==> flow/design.v (excerpt) <==
module UT_TOP (
    clk, rst_n, in_valid, in_time,
    out_valid, out_display, out_day
);
Size in the first run: ~6300 cells after synthesis, roughly 250 flip-flops.
Settings: LEC_CHECK=0, CAP_MARGIN=35, CELL_PAD_IN_SITES_DETAIL_PLACEMENT=1, CORE_ASPECT_RATIO=0.96, CORE_MARGIN=2, CORE_UTILIZATION=15, CTS_CLUSTER_DIAMETER=158, GPL_ROUTABILITY_DRIVEN=0, HOLD_SLACK_MARGIN=0.05, MAX_ROUTING_LAYER=met4, MIN_ROUTING_LAYER=met2, PLACE_DENSITY_LB_ADDON=0.09, SLEW_MARGIN=20; clock period 10.6 ns.
run.sh (not shown) runs the stock make flow with config.mk's settings and CLKGATE_MAP_FILE=.
The first run finished but failed the layout checks on setup timing.
Rerun with:
Settings changed: CAP_MARGIN 35 to 20, CELL_PAD_IN_SITES_DETAIL_PLACEMENT 1 to default, CORE_ASPECT_RATIO 0.96 to default, CORE_UTILIZATION 15 to 72, CTS_CLUSTER_DIAMETER 158 to default, GPL_ROUTABILITY_DRIVEN 0 to default, HOLD_SLACK_MARGIN 0.05 to default, MAX_ROUTING_LAYER met4 to default, MIN_ROUTING_LAYER met2 to default, PLACE_DENSITY_LB_ADDON 0.09 to 0.0.
Clock period 10.6 ns to 11.5 ns, I/O delays scaled along.
After rerunning: The changed run finished with setup timing left. Maximum frequency shrinks by 6.2%. Sequential cell count does not change. Area after synthesis does not change. Register-to-register slack is about the same. Worst setup slack got worse by 0.0040 ns. Wire length is lower by 34%.
Rerun with:
Settings changed: CORE_UTILIZATION 72 to 61, PLACE_DENSITY_LB_ADDON 0.0 to default, SETUP_SLACK_MARGIN from default to 3.98.
Clock period 11.5 ns to 14.7 ns, I/O delays scaled along.
Effect: With this change the flow finished with timing, DRC and antenna clean; register-to-register slack gains 3.8 ns; final cell count stays flat; critical path depth came out higher by 3.
Rerun with:
Settings changed: CORE_UTILIZATION 61 to 72, CTS_CLUSTER_SIZE from default to 49, PLACE_DENSITY_LB_ADDON from default to 0.0, SETUP_SLACK_MARGIN 3.98 to -0.9, SLEW_MARGIN 20 to 5.
Clock period 14.7 ns to 12.3 ns, I/O delays scaled along.
This time the run reached the layout checks and failed them: setup timing.
Global-route usage is higher by 8.9 points.
Via count went up by 6.5%.
Rerun with:
Settings changed: CORE_ASPECT_RATIO from default to 1.15, CORE_UTILIZATION 72 to 18, CTS_CLUSTER_DIAMETER from default to 168, CTS_CLUSTER_SIZE 49 to default, GPL_ROUTABILITY_DRIVEN from default to 1, PLACE_DENSITY_LB_ADDON 0.0 to 0.28, SETUP_SLACK_MARGIN -0.9 to -2.0, SLEW_MARGIN 5 to 20, TNS_END_PERCENT from default to 50.
Clock period 12.3 ns to 21.0 ns, I/O delays scaled along.
=> The changed run completed with no timing, DRC or antenna violations; global-route usage goes down by 38 points; synthesized cell count does not change.

Setup of wip/willow:
Starting RTL as in the previous note.
clock: 12.3 ns
lec_check: 0
cap_margin: 0
core_margin: 2
core_utilization: 72
place_density: 0.35
setup_slack_margin: -0.9
slew_margin: 40
The flow completed for wip/willow, but it is not clean: the layout still shows setup timing.
Modified inputs, wip/cedar compared to wip/willow
Settings: PLACE_DENSITY removed (was 0.35); CTS_CLUSTER_SIZE newly set to 68; PLACE_DENSITY_LB_ADDON newly set to 0.0; CAP_MARGIN changed from 0 to 5.
### Flow results
Status wip/cedar: flow complete, layout not clean - setup timing
Nothing crashed in wip/willow and all stages finished; the problem is that the final layout failed, the offending checks being setup timing.
wip/cedar: worst hold slack 0.011 ns above wip/willow
Compared wip/cedar vs wip/willow, and wire length on met1 is down in wip/cedar.
Compared with wip/willow, wip/cedar shows path length in cells of the critical path lower by about 4%.
Compared to wip/willow, the routing of wip/cedar uses less wire.
Of the two values seen for origin of the worst setup path, month_ip_in[1] was produced by wip/willow and month_ip_in[0] by wip/cedar.
Post-synthesis to final-layout area growth (wip/cedar over wip/willow): decrease, 1.3 points
Comparing wip/willow and wip/cedar, proportion of cell area occupied by multi-input gates is higher on wip/cedar.
For wip/indigo, these inputs were changed with respect to wip/cedar:
Settings: MIN_ROUTING_LAYER newly set to met1; SLEW_MARGIN changed from 40 to 20; CORE_UTILIZATION changed from 72 to 55; SETUP_SLACK_MARGIN removed (was -0.9); PLACE_DENSITY_LB_ADDON removed (was 0.0); CELL_PAD_IN_SITES_GLOBAL_PLACEMENT newly set to 0; CTS_CLUSTER_SIZE removed (was 68); GPL_TIMING_DRIVEN newly set to 1; CAP_MARGIN changed from 5 to 20; GPL_ROUTABILITY_DRIVEN newly set to 1; MAX_ROUTING_LAYER newly set to met4; ABC_AREA newly set to 1; PLACE_DENSITY newly set to 0.48; the clock period (ns, I/O delays scaled along) changed from 12.3 to 20.0.
Results
wip/indigo finished end to end and its layout was clean on timing, DRC and antenna. Of wip/cedar and wip/indigo, wip/cedar shows the higher length of routed met3 wiring, with wip/indigo below it. Floorplan-stage core utilization is higher on wip/cedar. NOTE: final sum of negative setup slack in wip/indigo exceeds that of wip/cedar. wip/indigo vs wip/cedar: non-clock buffer count down by more than half. Relative to wip/cedar, the final area of wip/indigo is lower by 2800 um^2. Met2 wirelength from detailed routing in wip/indigo vs wip/cedar: up 7100 um. As far as count of clock tree sinks goes, wip/cedar and wip/indigo are indistinguishable; the numbers are identical. wip/indigo has minimum clock period above what wip/cedar had.
Modified inputs, wip/tundra compared to wip/indigo
Settings: an added CORE_ASPECT_RATIO of 0.57; a deleted GPL_TIMING_DRIVEN that had been 1; a deleted ABC_AREA that had been 1; a change of CORE_UTILIZATION from 55 to 40; a deleted MAX_ROUTING_LAYER that had been met4; an added CTS_CLUSTER_DIAMETER of 392; a deleted PLACE_DENSITY that had been 0.48; a deleted MIN_ROUTING_LAYER that had been met1; a deleted GPL_ROUTABILITY_DRIVEN that had been 1; a deleted CELL_PAD_IN_SITES_GLOBAL_PLACEMENT that had been 0; an added TNS_END_PERCENT of 10.
Results
wip/tundra — die size 32,000 um^2 higher, wip/indigo as reference
Worst slack after detailed placement delta (wip/tundra − wip/indigo): unfavourable
wip/tundra ends up with higher area of the synthesized netlist per yosys stat than wip/indigo does.
As far as clock input transition at the sequential cells of the worst setup and hold paths is concerned, wip/indigo and wip/tundra perform about the same.
Of wip/indigo and wip/tundra, wip/tundra shows the higher number of tap instances, with wip/indigo below it.
Relative to wip/indigo, worst setup slack has decreased by 2.30 ns in wip/tundra.
